==> flow/design.v (excerpt) <==
module spi_host #
	(
		parameter C_S_AXIS_TDATA_WIDTH = 32,
		parameter integer C_S_AXI_DATA_WIDTH	= 32,
		parameter integer C_S_AXI_ADDR_WIDTH	= 8,
		parameter integer SPI_CS_WIDTH	= 16
	) (
	input spi_clk_i,
	output spi_clk_o,
	output spi_clk_t,
	input spi_mosi_i,
	output spi_mosi_o,
	output spi_mosi_t,
	input spi_miso_i,
	output spi_miso_o,
	output spi_miso_t,
	input [SPI_CS_WIDTH - 1:0]spi_cs_i,
	output [SPI_CS_WIDTH - 1:0]spi_cs_o,
	output [SPI_CS_WIDTH - 1:0]spi_cs_t,
	input  s_axi_aclk,
	input  s_axi_aresetn,
	input [C_S_AXI_ADDR_WIDTH-1 : 0] s_axi_awaddr,
	input  s_axi_awvalid,
	output  s_axi_awready,
	input [C_S_AXI_DATA_WIDTH-1 : 0] s_axi_wdata,
	input  s_axi_wvalid,
	output  s_axi_wready,
	output [1 : 0] s_axi_bresp,
	output  s_axi_bvalid,
	input  s_axi_bready,
	input [C_S_AXI_ADDR_WIDTH-1 : 0] s_axi_araddr,
	input  s_axi_arvalid,
	output  s_axi_arready,
	output [C_S_AXI_DATA_WIDTH-1 : 0] s_axi_rdata,
	output [1 : 0] s_axi_rresp,
	output  s_axi_rvalid,
	input  s_axi_rready,
	output  s_axis_tready,
	input [C_S_AXIS_TDATA_WIDTH-1 : 0] s_axis_tdata,
	input  s_axis_tlast,
	input  s_axis_tvalid,
	input  m_axis_tready,
	output [C_S_AXIS_TDATA_WIDTH-1 : 0] m_axis_tdata,
	output  m_axis_tlast,
	output  m_axis_tvalid
);
make LEC_CHECK=0 CAP_MARGIN=20 CORE_MARGIN=2 CORE_UTILIZATION=72 CTS_CLUSTER_DIAMETER=91 CTS_CLUSTER_SIZE=24 PLACE_DENSITY=0.6 SLEW_MARGIN=20 finish   # period 4.27 ns
run.sh (not shown) runs the stock make flow with config.mk's settings and CLKGATE_MAP_FILE=.
The baseline went through all stages and came out clean.
==> next run, changes <==
CTS_CLUSTER_DIAMETER = 34   (was 91)
CTS_CLUSTER_SIZE = 25   (was 24)
PLACE_DENSITY = default   (was 0.6)
PLACE_DENSITY_LB_ADDON = 0.25   (was default)
SETUP_SLACK_MARGIN = 1.24   (was default)
TNS_END_PERCENT = 50   (was default)
With this change the flow ended with an error in global routing (5_1_grt) with GRT-0232; area after synthesis stays the same; die size does not change; synthesized cell count is unchanged.
==> next run, changes <==
ABC_AREA = 1   (was default)
CTS_CLUSTER_DIAMETER = default   (was 34)
CTS_CLUSTER_SIZE = default   (was 25)
PLACE_DENSITY = 0.6   (was default)
PLACE_DENSITY_LB_ADDON = default   (was 0.25)
SETUP_SLACK_MARGIN = default   (was 1.24)
TNS_END_PERCENT = default   (was 50)
clock period = 7.34 ns   (was 4.27 ns; I/O delays follow)
Outcome: Now the flow finished clean; die size came out higher by 7.3%; area after synthesis came out higher by 7.5%; synthesized cell count came out higher by 46%.
==> next run, changes <==
ABC_AREA = default   (was 1)
CORE_UTILIZATION = 40   (was 72)
clock period = 10.0 ns   (was 7.34 ns; I/O delays follow)
The changed run completed with no timing, DRC or antenna violations.
Synthesized area drops by 7.0%.
Non-clock buffer count climbs by 3.
Worst hold slack is worse by 0.013 ns.
Worst setup slack is better by 1.3 ns.
Via count drops by 30%.
Global-route usage drops by 27 points.
==> next run, changes <==
CORE_UTILIZATION = 68   (was 40)
CTS_CLUSTER_DIAMETER = 395   (was default)
PLACE_DENSITY = 0.4   (was 0.6)
clock period = 8.67 ns   (was 10.0 ns; I/O delays follow)
Effect: Combinational power climbs by about 16%. First-iteration DRC count goes up by 39%. Total power goes up by 15%. Via count increases by about 4.4%.

---

Starting RTL as in the previous note.
Settings: LEC_CHECK=0, CAP_MARGIN=35, CELL_PAD_IN_SITES_DETAIL_PLACEMENT=2, CELL_PAD_IN_SITES_GLOBAL_PLACEMENT=3, CORE_ASPECT_RATIO=1.28, CORE_MARGIN=2, CORE_UTILIZATION=40, HOLD_SLACK_MARGIN=0.11, PLACE_DENSITY=0.6, SETUP_SLACK_MARGIN=1.69, SLEW_MARGIN=20, TNS_END_PERCENT=85; clock period 13.3 ns.
The starting point completed with no timing, DRC or antenna violations.
==> next run, changes <==
==> flow/config.mk (replaced) <==
export PLATFORM = sky130hd
export DESIGN_NAME = spi_host
export DESIGN_NICKNAME = spi_host
export VERILOG_FILES = /design/flow/design.v
export SDC_FILE = /design/flow/constraint.sdc
export NUM_CORES = 4
export LEC_CHECK = 0
export CAP_MARGIN = 20
export CORE_MARGIN = 2
export CORE_UTILIZATION = 72
export CTS_CLUSTER_SIZE = 25
export SLEW_MARGIN = 20
==> flow/constraint.sdc (replaced) <==
create_clock -name core_clock -period 4.27 [get_ports {s_axi_aclk}]
set_input_delay 0.8540 -clock core_clock [delete_from_list [all_inputs] [get_ports {s_axi_aclk}]]
set_output_delay 0.8540 -clock core_clock [all_outputs]
set_load 0.01 [all_outputs]
Outcome:
- The changed run ran to the end with violations: setup timing
- total power increases to 3.2 times its value
- first-iteration DRC count rises to 3.3 times its value
- setup slack is worse by 4.8 ns
- design area stays flat
- final cell count is lower by a little under a tenth
==> next run, changes <==
--- a/flow/config.mk
+++ b/flow/config.mk
@@ -11 +11,4 @@
-export CTS_CLUSTER_SIZE = 25
+export CTS_CLUSTER_DIAMETER = 91
+export CTS_CLUSTER_SIZE = 24
+export PLACE_DENSITY = 0.35
+export SETUP_SLACK_MARGIN = 1.18
@@ -12,0 +16 @@
+export TNS_END_PERCENT = 80
After rerunning: Now the flow completed with no timing, DRC or antenna violations; area after synthesis is unchanged; total power went down by 0.85%; global-route usage went down by 0.31 points; first-iteration DRC count went up by 17%; worst setup slack gains 0.86 ns; maximum frequency went up by 24%; combinational power went up by 21%; die size is unchanged; final area went up by 1.9%; clock-buffer cell count went down by 19.
==> next run, changes <==
--- a/flow/config.mk
+++ b/flow/config.mk
@@ -10,5 +10,2 @@
-export CORE_UTILIZATION = 72
-export CTS_CLUSTER_DIAMETER = 91
-export CTS_CLUSTER_SIZE = 24
-export PLACE_DENSITY = 0.35
-export SETUP_SLACK_MARGIN = 1.18
+export CORE_UTILIZATION = 23
+export PLACE_DENSITY = 0.6
@@ -16 +12,0 @@
-export TNS_END_PERCENT = 80
==> flow/constraint.sdc (replaced) <==
create_clock -name core_clock -period 11.4 [get_ports {s_axi_aclk}]
set_input_delay 2.2800 -clock core_clock [delete_from_list [all_inputs] [get_ports {s_axi_aclk}]]
set_output_delay 2.2800 -clock core_clock [all_outputs]
set_load 0.01 [all_outputs]
Cell count rose by 25%; clock power fell by about 40%; sequential power fell by 64%.
==> next run, changes <==
--- a/flow/config.mk
+++ b/flow/config.mk
@@ -10 +10,4 @@
-export CORE_UTILIZATION = 23
+export CORE_UTILIZATION = 72
+export CTS_CLUSTER_DIAMETER = 40
+export CTS_CLUSTER_SIZE = 38
+export HOLD_SLACK_MARGIN = -0.09
==> flow/constraint.sdc (replaced) <==
create_clock -name core_clock -period 8.13 [get_ports {s_axi_aclk}]
set_input_delay 1.6260 -clock core_clock [delete_from_list [all_inputs] [get_ports {s_axi_aclk}]]
set_output_delay 1.6260 -clock core_clock [all_outputs]
set_load 0.01 [all_outputs]
What happened: The changed run went through all stages and came out clean. Combinational power rose by well over a third. Clock skew fell by 0.0046 ns. Sequential share of layout area rose by 0.66 points.
==> next run, changes <==
--- a/flow/config.mk
+++ b/flow/config.mk
@@ -7,0 +8 @@
+export ABC_AREA = 1
@@ -12,3 +13,3 @@
-export CTS_CLUSTER_SIZE = 38
-export HOLD_SLACK_MARGIN = -0.09
-export PLACE_DENSITY = 0.6
+export CTS_CLUSTER_SIZE = 72
+export HOLD_SLACK_MARGIN = -0.1
+export PLACE_DENSITY = 0.37
==> flow/constraint.sdc (replaced) <==
create_clock -name core_clock -period 9.04 [get_ports {s_axi_aclk}]
set_input_delay 1.8080 -clock core_clock [delete_from_list [all_inputs] [get_ports {s_axi_aclk}]]
set_output_delay 1.8080 -clock core_clock [all_outputs]
set_load 0.01 [all_outputs]
Result:
- clock power fell by 25%
- cell count rose by 39%
- design area rose by 5.3%
- hold slack got worse by 0.0059 ns
- setup slack improved by 0.33 ns

---

Starting RTL as in the previous note.
==> flow/config.mk <==
export PLATFORM = sky130hd
export DESIGN_NAME = spi_host
export DESIGN_NICKNAME = spi_host
export VERILOG_FILES = /design/flow/design.v
export SDC_FILE = /design/flow/constraint.sdc
export NUM_CORES = 4
export LEC_CHECK = 0
export CAP_MARGIN = 20
export CELL_PAD_IN_SITES_GLOBAL_PLACEMENT = 3
export CORE_MARGIN = 5
export CORE_UTILIZATION = 56
export MAX_ROUTING_LAYER = met4
export PLACE_DENSITY_LB_ADDON = 0.29
export SETUP_SLACK_MARGIN = 0.81
export SLEW_MARGIN = 15
==> flow/constraint.sdc <==
create_clock -name core_clock -period 6.4 [get_ports {s_axi_aclk}]
set_input_delay 1.2800 -clock core_clock [delete_from_list [all_inputs] [get_ports {s_axi_aclk}]]
set_output_delay 1.2800 -clock core_clock [all_outputs]
set_load 0.01 [all_outputs]
The first run aborted during global placement without I/O.
Change:
==> flow/config.mk (replaced) <==
export PLATFORM = sky130hd
export DESIGN_NAME = spi_host
export DESIGN_NICKNAME = spi_host
export VERILOG_FILES = /design/flow/design.v
export SDC_FILE = /design/flow/constraint.sdc
export NUM_CORES = 4
export LEC_CHECK = 0
export CAP_MARGIN = 20
export CORE_MARGIN = 2
export CORE_UTILIZATION = 70
export CTS_CLUSTER_SIZE = 24
export PLACE_DENSITY = 0.6
export SLEW_MARGIN = 20
==> flow/constraint.sdc (replaced) <==
create_clock -name core_clock -period 4.54 [get_ports {s_axi_aclk}]
set_input_delay 0.9080 -clock core_clock [delete_from_list [all_inputs] [get_ports {s_axi_aclk}]]
set_output_delay 0.9080 -clock core_clock [all_outputs]
set_load 0.01 [all_outputs]
Outcome:
- Now the flow ran to the end with no violations
- die area went down by 25%
- synthesized area stays the same
- synthesized cell count stays the same
Change:
--- a/flow/config.mk
+++ b/flow/config.mk
@@ -10,2 +10 @@
-export CORE_UTILIZATION = 70
-export CTS_CLUSTER_SIZE = 24
+export CORE_UTILIZATION = 63
==> flow/constraint.sdc (replaced) <==
create_clock -name core_clock -period 7.69 [get_ports {s_axi_aclk}]
set_input_delay 1.5380 -clock core_clock [delete_from_list [all_inputs] [get_ports {s_axi_aclk}]]
set_output_delay 1.5380 -clock core_clock [all_outputs]
set_load 0.01 [all_outputs]
The new run ran to the end with no violations; register-to-register slack gains 2.8 ns; routed wire length drops slightly; area after synthesis does not change; utilization fell by 8.1 points; global-route usage is lower by 3.8 points; cell count goes down slightly; flip-flop count stays the same; clock-buffer cell count came out higher by 3; worst hold slack gains 0.055 ns.
No activity file was given, so power comes from the tool's default toggle rates.
